==> inputs of exp/fjord <==
Design project_euler_17, start of the top module:
module project_euler_17(
  input clk,
  input reset,
  output reg [3:0] ones_digit,
  output reg [3:0] tens_digit,
  output reg [3:0] hundreds_digit,
  output reg [15:0] letter_count,
  output reg done
);
clock: 5.68 ns
lec_check: 0
cap_margin: 20
cell_pad_in_sites_detail_placement: 0
core_aspect_ratio: 1.67
core_margin: 2
core_utilization: 70
cts_cluster_size: 19
gpl_routability_driven: 1
hold_slack_margin: 0.07
max_routing_layer: met5
place_density: 0.78
slew_margin: 35
run.sh (not shown) runs the stock make flow with config.mk's settings and CLKGATE_MAP_FILE=.
==> inputs of exp/tundra, as changes to exp/fjord <==
Settings changed: CORE_UTILIZATION 70 to 49, CTS_CLUSTER_SIZE 19 to unset, PLACE_DENSITY 0.78 to 0.43, SETUP_SLACK_MARGIN set to 1.73, SLEW_MARGIN 35 to 0.
==> flow/constraint.sdc (replaced) <==
create_clock -name core_clock -period 9.58 [get_ports {clk}]
set_input_delay 1.9160 -clock core_clock [delete_from_list [all_inputs] [get_ports {clk}]]
set_output_delay 1.9160 -clock core_clock [all_outputs]
set_load 0.01 [all_outputs]
==> inputs of exp/harbor, as changes to exp/fjord <==
Settings changed: CELL_PAD_IN_SITES_DETAIL_PLACEMENT 0 to unset, CORE_ASPECT_RATIO 1.67 to unset, CORE_UTILIZATION 70 to 45, CTS_CLUSTER_SIZE 19 to unset, GPL_ROUTABILITY_DRIVEN 1 to unset, HOLD_SLACK_MARGIN 0.07 to unset, MAX_ROUTING_LAYER met5 to unset, PLACE_DENSITY 0.78 to unset, SLEW_MARGIN 35 to 20.
==> flow/constraint.sdc (replaced) <==
create_clock -name core_clock -period 6.44 [get_ports {clk}]
set_input_delay 1.2880 -clock core_clock [delete_from_list [all_inputs] [get_ports {clk}]]
set_output_delay 1.2880 -clock core_clock [all_outputs]
set_load 0.01 [all_outputs]
==> results <==
- Synthesized area is the same in exp/tundra and exp/fjord.
- Clock power, highest first: exp/fjord, exp/harbor, exp/tundra.
- Of exp/fjord and exp/tundra, exp/fjord has the higher non-clock buffer count (gap 46).
- Of exp/harbor and exp/tundra, exp/harbor has the higher cell area (gap 5.8%, measured against exp/tundra).
- Against exp/tundra, the combinational power of exp/harbor is higher by about 50%.
- exp/tundra completed with no timing, DRC or antenna violations. exp/fjord finished but fails on setup timing. exp/harbor passed the timing, design-rule and antenna checks.
- Sequential cell count is the same in exp/tundra and exp/harbor.
- Maximum frequency, highest first: exp/harbor, exp/fjord, exp/tundra.


==> inputs of run a <==
==> flow/design.v <==
module project_euler_17(
  input clk,
  input reset,
  output reg [3:0] ones_digit,
  output reg [3:0] tens_digit,
  output reg [3:0] hundreds_digit,
  output reg [15:0] letter_count,
  output reg done
);
  integer next_ones_digit;
  integer next_tens_digit;
  integer next_hundreds_digit;
  integer letters;
  always @(posedge clk or posedge reset)
  begin
    if (reset) begin
      ones_digit <= 0;
      tens_digit <= 0;
      hundreds_digit <= 0;
      letter_count <= 0;
      done <= 0;
    end
    else if (!done) begin
      next_ones_digit = 0;
      next_tens_digit = 0;
      next_hundreds_digit = 0;
      letters = 0;
      next_tens_digit[3:0] = tens_digit;
      next_hundreds_digit[3:0] = hundreds_digit;
      if (ones_digit == 9) begin
        next_ones_digit = 0;
        if (tens_digit == 9) begin
          next_tens_digit = 0;
          if (hundreds_digit == 9) begin
            next_hundreds_digit = 0;
            letters += 11;  
            done <= 1;
          end
          else
            next_hundreds_digit[3:0] = hundreds_digit + 1;
        end
        else
          next_tens_digit[3:0] = tens_digit + 1;
      end
      else
        next_ones_digit[3:0] = ones_digit + 1;
      if (next_tens_digit != 1) begin
        case (next_ones_digit)
          1: letters += 3;  
          2: letters += 3;  
          3: letters += 5;  
          4: letters += 4;  
          5: letters += 4;  
          6: letters += 3;  
          7: letters += 5;  
          8: letters += 5;  
          9: letters += 4;  
        endcase
        case (next_tens_digit)
          2: letters += 6;  
          3: letters += 6;  
          4: letters += 5;  
          5: letters += 5;  
          6: letters += 5;  
          7: letters += 7;  
          8: letters += 6;  
          9: letters += 6;  
        endcase
      end
      else begin
        case (next_ones_digit)
          0: letters += 3;  
          1: letters += 6;  
          2: letters += 6;  
          3: letters += 8;  
          4: letters += 8;  
          5: letters += 7;  
          6: letters += 7;  
          7: letters += 9;  
          8: letters += 8;  
          9: letters += 8;  
        endcase
      end
      case (next_hundreds_digit)
        1: letters += 10;  
        2: letters += 10;  
        3: letters += 12;  
        4: letters += 11;  
        5: letters += 11;  
        6: letters += 10;  
        7: letters += 12;  
        8: letters += 12;  
        9: letters += 11;  
      endcase
      if (next_hundreds_digit > 0 && ((next_ones_digit > 0) || (next_tens_digit > 0)))
        letters += 3;  
      ones_digit <= next_ones_digit[3:0];
      tens_digit <= next_tens_digit[3:0];
      hundreds_digit <= next_hundreds_digit[3:0];
      letter_count <= letter_count + letters[15:0];
    end
  end
endmodule
==> flow/run.sh <==
#!/bin/bash
# the make line also repeats each setting of config.mk as NAME=value (left out here)
make -C /OpenROAD-flow-scripts/flow DESIGN_CONFIG=/design/flow/config.mk WORK_HOME=/design/flow/orfs CLKGATE_MAP_FILE= finish
==> flow/config.mk <==
export PLATFORM = sky130hd
export DESIGN_NAME = project_euler_17
export DESIGN_NICKNAME = project_euler_17
export VERILOG_FILES = /design/flow/design.v
export SDC_FILE = /design/flow/constraint.sdc
export NUM_CORES = 4
export LEC_CHECK = 0
export CAP_MARGIN = 20
export CELL_PAD_IN_SITES_DETAIL_PLACEMENT = 0
export CORE_ASPECT_RATIO = 0.5
export CORE_MARGIN = 2
export CORE_UTILIZATION = 64
export GPL_ROUTABILITY_DRIVEN = 1
export HOLD_SLACK_MARGIN = 0.06
export MAX_ROUTING_LAYER = met5
export PLACE_DENSITY_LB_ADDON = 0.05
export SETUP_SLACK_MARGIN = -0.95
export SLEW_MARGIN = 40
export TNS_END_PERCENT = 25
==> flow/constraint.sdc <==
create_clock -name core_clock -period 9.58 [get_ports {clk}]
set_input_delay 1.9160 -clock core_clock [delete_from_list [all_inputs] [get_ports {clk}]]
set_output_delay 1.9160 -clock core_clock [all_outputs]
set_load 0.01 [all_outputs]
==> run b: changes against run a <==
Settings changed: CORE_ASPECT_RATIO 0.5 to 1.02, CORE_UTILIZATION 64 to 70, CTS_CLUSTER_DIAMETER from default to 27, HOLD_SLACK_MARGIN 0.06 to 0.07, PLACE_DENSITY_LB_ADDON 0.05 to default, SETUP_SLACK_MARGIN -0.95 to -0.44, SLEW_MARGIN 40 to 35, TNS_END_PERCENT 25 to default.
==> flow/constraint.sdc (replaced) <==
create_clock -name core_clock -period 5.66 [get_ports {clk}]
set_input_delay 1.1320 -clock core_clock [delete_from_list [all_inputs] [get_ports {clk}]]
set_output_delay 1.1320 -clock core_clock [all_outputs]
set_load 0.01 [all_outputs]
==> qor.yml <==
sta:
  setup_violations: 9
  worst_slack_ns: -0.341
floorplan:
  rows: 23
  die_y_um: 69.1
run_status:
  so_faults: "setup timing"
  status: "complete, but fails checks"
place:
  place_congestion: 0.961
The numbers above come from run b.

==> qor.yml <==
floorplan:
  rows: 17
power_and_ir_drop:
  p_int_uw: 281
layout:
  ff_count: 29
grt:
  antenna_found_initial: 0
run_status:
  status: "timing/DRC/antenna clean"
place:
  place_congestion: 0.905
sta:
  worst_slack_ns: 2.63
  setup_violations: 0
routing:
  n_antenna_cell: 0
synthesis:
  synthMuxAreaShare_pct: 1.85
The numbers above come from run a.



==> job 2764 <==
RTL: the design.v shown in full above, as it stands there.
Settings: LEC_CHECK=0, ABC_AREA=1, CAP_MARGIN=0, CELL_PAD_IN_SITES_DETAIL_PLACEMENT=0, CORE_ASPECT_RATIO=1.03, CORE_MARGIN=2, CORE_UTILIZATION=48, CTS_CLUSTER_DIAMETER=256, CTS_CLUSTER_SIZE=36, GPL_ROUTABILITY_DRIVEN=1, MAX_ROUTING_LAYER=met5, PLACE_DENSITY_LB_ADDON=0.05, SETUP_SLACK_MARGIN=1.73, SLEW_MARGIN=0; clock period 9.58 ns.
==> job 5163: changes against job 2764 <==
Settings changed: ABC_AREA 1 to not set, CORE_ASPECT_RATIO 1.03 to 0.5, CORE_UTILIZATION 48 to 64, CTS_CLUSTER_DIAMETER 256 to not set, CTS_CLUSTER_SIZE 36 to not set, HOLD_SLACK_MARGIN set to 0.06, PLACE_DENSITY set to 0.8, PLACE_DENSITY_LB_ADDON 0.05 to not set, SETUP_SLACK_MARGIN 1.73 to -0.95, SLEW_MARGIN 0 to 40, TNS_END_PERCENT set to 25.
==> Flow_metrics.wiki <==
=== Synthesis and place and route ===
{| class="wikitable"
! Metric !! Value
|-
| Outcome || complete, no violations
|-
| Wire length on met2 || 3110 um
|-
| Metal1 wirelength || 3280 um
|-
| Power density relative to cell area || 115 nW/um^2
|-
| Share of cell area taken by flip-flops and latches || 0.222
|-
| Fraction of met1 tracks used by global routing || 0.397
|}
(the above is from job 5163)
==> Flow_metrics.wiki <==
=== Synthesis and place and route ===
{| class="wikitable"
! Metric !! Value
|-
| Wire length on met2 || 2820 um
|-
| Outcome || complete, no violations
|-
| Power density relative to cell area || 110 nW/um^2
|-
| Largest net degree at the start of global routing || 28
|-
| Worst Clk Skew || 0.00682 ns
|-
| Count of buffers from port buffering || 30
|-
| Metal1 wirelength || 3090 um
|-
| Share of cell area taken by flip-flops and latches || 0.231
|-
| Fraction of met1 tracks used by global routing || 0.302
|-
| Portion of total power attributed to the clock network || 0.283
|}
(the above is from job 2764)


==> trial 19: inputs <==
Starts from the design.v that is shown in full above.
Settings: LEC_CHECK=0, CAP_MARGIN=20, CORE_MARGIN=2, CORE_UTILIZATION=40, SLEW_MARGIN=20; clock period 10.0 ns.
==> trial 25: changes against trial 19 <==
ABC_AREA = 0   (was unset)
HOLD_SLACK_MARGIN = 0.11   (was unset)
MAX_ROUTING_LAYER = met4   (was unset)
TNS_END_PERCENT = 45   (was unset)
==> build 20: changes against trial 19 <==
CORE_UTILIZATION = 58   (was 40)
SETUP_SLACK_MARGIN = 1.7   (was unset)
==> flow/constraint.sdc (replaced) <==
create_clock -name core_clock -period 6.8 [get_ports {clk}]
set_input_delay 1.3600 -clock core_clock [delete_from_list [all_inputs] [get_ports {clk}]]
set_output_delay 1.3600 -clock core_clock [all_outputs]
set_load 0.01 [all_outputs]
==> impl_metrics.yaml <==
# implementation run metrics
outcome:
  outcome: "finished clean"
layout:
  finalInstanceArea_um2: 3350
  flop_area_um2: 726
  buf_share: 0.0941
  synthToLayoutAreaGrowth_pct: 15.2
  sh_comb_area: 0.591
timing:
  timing.slew.headroom: 0.489
  fin_skew_ns: 0.00394
placement:
  placed_cells: 471
  place_area_um2: 3240
  pre_cts_ws_ns: 3.20
run:
  tool_warnings: 28
power:
  power_switching_w: 0.000106
  p_comb_frac: 0.257
worst_setup_path:
  cp_slowest_cell: "nand4bb_1"
clock_network:
  clk_latency_ns: 0.28
min_path:
  holdPathEnd: "letter_count[8]$_DFFE_PP0N_"
floorplan:
  placementRows: 31
The numbers above come from trial 19.

==> impl_metrics.yaml <==
# implementation run metrics
placement:
  pre_cts_ws_ns: 0.569
  place_area_um2: 3310
layout:
  finalInstanceArea_um2: 4080
  buf_share: 0.192
  sh_comb_area: 0.555
timing:
  timing.slew.headroom: 0.602
  fin_skew_ns: 0.0117
power:
  power_switching_w: 0.000192
  p_comb_frac: 0.289
floorplan:
  placementRows: 25
min_path:
  holdPathEnd: "letter_count[12]$_DFFE_PP0N_"
outcome:
  outcome: "finished clean"
run:
  tool_warnings: 33
The numbers above come from build 20.

==> impl_metrics.yaml <==
# implementation run metrics
timing:
  fin_skew_ns: 0.00499
layout:
  finalInstanceArea_um2: 3320
  flop_area_um2: 726
  sh_comb_area: 0.597
  synthToLayoutAreaGrowth_pct: 14.1
floorplan:
  placementRows: 31
outcome:
  outcome: "finished clean"
placement:
  placed_cells: 471
  place_area_um2: 3240
  pre_cts_ws_ns: 3.20
run:
  tool_warnings: 28
power:
  power_switching_w: 0.000110
  p_comb_frac: 0.281
min_path:
  holdPathEnd: "letter_count[10]$_DFFE_PP0N_"
The numbers above come from trial 25.



==> trial 88 <==
RTL: the design.v shown in full above, as it stands there.
Settings: LEC_CHECK=0, CAP_MARGIN=0, CELL_PAD_IN_SITES_DETAIL_PLACEMENT=1, CELL_PAD_IN_SITES_GLOBAL_PLACEMENT=3, CORE_ASPECT_RATIO=1.96, CORE_MARGIN=2, CORE_UTILIZATION=34, GPL_ROUTABILITY_DRIVEN=0, MIN_ROUTING_LAYER=met1, SLEW_MARGIN=20, TNS_END_PERCENT=75; clock period 10.0 ns.
==> trial 84: changes against trial 88 <==
CAP_MARGIN = 20   (was 0)
CELL_PAD_IN_SITES_DETAIL_PLACEMENT = not set   (was 1)
CELL_PAD_IN_SITES_GLOBAL_PLACEMENT = not set   (was 3)
CORE_ASPECT_RATIO = 0.5   (was 1.96)
CORE_UTILIZATION = 65   (was 34)
GPL_ROUTABILITY_DRIVEN = not set   (was 0)
MIN_ROUTING_LAYER = not set   (was met1)
TNS_END_PERCENT = 10   (was 75)
==> trial 24: changes against trial 88 <==
CAP_MARGIN = 5   (was 0)
CELL_PAD_IN_SITES_DETAIL_PLACEMENT = not set   (was 1)
CELL_PAD_IN_SITES_GLOBAL_PLACEMENT = not set   (was 3)
CORE_ASPECT_RATIO = not set   (was 1.96)
CORE_UTILIZATION = 68   (was 34)
CTS_CLUSTER_DIAMETER = 31   (was not set)
CTS_CLUSTER_SIZE = 24   (was not set)
GPL_ROUTABILITY_DRIVEN = not set   (was 0)
MIN_ROUTING_LAYER = not set   (was met1)
TNS_END_PERCENT = not set   (was 75)
==> flow/constraint.sdc (replaced) <==
create_clock -name core_clock -period 5.57 [get_ports {clk}]
set_input_delay 1.1140 -clock core_clock [delete_from_list [all_inputs] [get_ports {clk}]]
set_output_delay 1.1140 -clock core_clock [all_outputs]
set_load 0.01 [all_outputs]
==> trial 52: changes against trial 88 <==
ABC_AREA = 1   (was not set)
CAP_MARGIN = 20   (was 0)
CELL_PAD_IN_SITES_DETAIL_PLACEMENT = not set   (was 1)
CELL_PAD_IN_SITES_GLOBAL_PLACEMENT = not set   (was 3)
CORE_ASPECT_RATIO = not set   (was 1.96)
CORE_UTILIZATION = 70   (was 34)
CTS_CLUSTER_SIZE = 100   (was not set)
GPL_ROUTABILITY_DRIVEN = not set   (was 0)
MIN_ROUTING_LAYER = not set   (was met1)
TNS_END_PERCENT = not set   (was 75)
==> flow/constraint.sdc (replaced) <==
create_clock -name core_clock -period 5.78 [get_ports {clk}]
set_input_delay 1.1560 -clock core_clock [delete_from_list [all_inputs] [get_ports {clk}]]
set_output_delay 1.1560 -clock core_clock [all_outputs]
set_load 0.01 [all_outputs]
==> summary of the runs <==
Trial 84 finished clean. Trial 24 ran to the end with violations: setup timing. Trial 88 finished with timing, DRC and antenna clean. Trial 52 finished with timing, DRC and antenna clean.
Wire length: trial 24 > trial 88 > trial 84 > trial 52.
In trial 84 the critical path depth is lower than in trial 52, by 9.
Maximum frequency, highest first: trial 52, trial 24, trial 84, trial 88.
First-iteration DRC count, highest first: trial 24, trial 84, trial 52, trial 88.
Against trial 88, the via count of trial 52 is lower by about 3.4%.
Synthesized cell count: trial 88 is lower than trial 52 (11%).
In trial 24 the synthesized area is higher than in trial 52, by 8.5%.


==> branch tundra: inputs <==
Starts from the design.v that is shown in full above.
make LEC_CHECK=0 ABC_AREA=1 CAP_MARGIN=20 CORE_ASPECT_RATIO=0.5 CORE_MARGIN=2 CORE_UTILIZATION=72 CTS_CLUSTER_DIAMETER=371 CTS_CLUSTER_SIZE=99 HOLD_SLACK_MARGIN=-0.07 PLACE_DENSITY=0.36 SLEW_MARGIN=20 finish   # period 6.8 ns
==> inputs of branch onyx, as changes to branch tundra <==
--- a/flow/config.mk
+++ b/flow/config.mk
@@ -9,9 +9,5 @@
 export CAP_MARGIN = 20
-export CORE_ASPECT_RATIO = 0.5
 export CORE_MARGIN = 2
-export CORE_UTILIZATION = 72
-export CTS_CLUSTER_DIAMETER = 371
-export CTS_CLUSTER_SIZE = 99
-export HOLD_SLACK_MARGIN = -0.07
-export PLACE_DENSITY = 0.36
+export CORE_UTILIZATION = 40
+export HOLD_SLACK_MARGIN = 0.11
 export SLEW_MARGIN = 20
==> flow/constraint.sdc (replaced) <==
create_clock -name core_clock -period 10.0 [get_ports {clk}]
set_input_delay 2.0000 -clock core_clock [delete_from_list [all_inputs] [get_ports {clk}]]
set_output_delay 2.0000 -clock core_clock [all_outputs]
set_load 0.01 [all_outputs]
==> inputs of branch amber, as changes to branch tundra <==
--- a/flow/config.mk
+++ b/flow/config.mk
@@ -9,9 +9,5 @@
 export CAP_MARGIN = 20
-export CORE_ASPECT_RATIO = 0.5
 export CORE_MARGIN = 2
-export CORE_UTILIZATION = 72
-export CTS_CLUSTER_DIAMETER = 371
-export CTS_CLUSTER_SIZE = 99
-export HOLD_SLACK_MARGIN = -0.07
-export PLACE_DENSITY = 0.36
+export CORE_UTILIZATION = 57
 export SLEW_MARGIN = 20
+export TNS_END_PERCENT = 15
==> flow/constraint.sdc (replaced) <==
create_clock -name core_clock -period 3.88 [get_ports {clk}]
set_input_delay 0.7760 -clock core_clock [delete_from_list [all_inputs] [get_ports {clk}]]
set_output_delay 0.7760 -clock core_clock [all_outputs]
set_load 0.01 [all_outputs]
==> summary of the runs <==
Branch tundra passed the timing, design-rule and antenna checks. Branch amber did not get past 5_1_grt. Branch onyx finished with timing, DRC and antenna clean.
Between branch onyx and branch tundra, the lower wire length is in branch onyx (gap 27%, measured against branch tundra).
Of branch onyx and branch tundra, branch tundra has the higher power (gap 30%, measured against branch tundra).
Area after synthesis is the same in branch tundra and branch amber.
Against branch tundra, the via count of branch onyx is lower by 17%.
In branch tundra the sequential power is higher than in branch onyx, by 52%.
In branch onyx the non-clock buffer count is higher than in branch tundra, by 1.
Sequential cell count is the same in branch tundra and branch onyx.
Synthesized cell count is the same in branch tundra and branch amber.
Between branch onyx and branch tundra, the lower worst hold slack is in branch onyx (gap 0.020 ns).
Of branch onyx and branch tundra, branch tundra has the higher combinational power (gap 38%, measured against branch tundra).
Between branch tundra and branch onyx, the lower sequential share of layout area is in branch onyx (gap 0.54 points).
Power figures rest on the tool's default switching activity, not on a simulated workload.
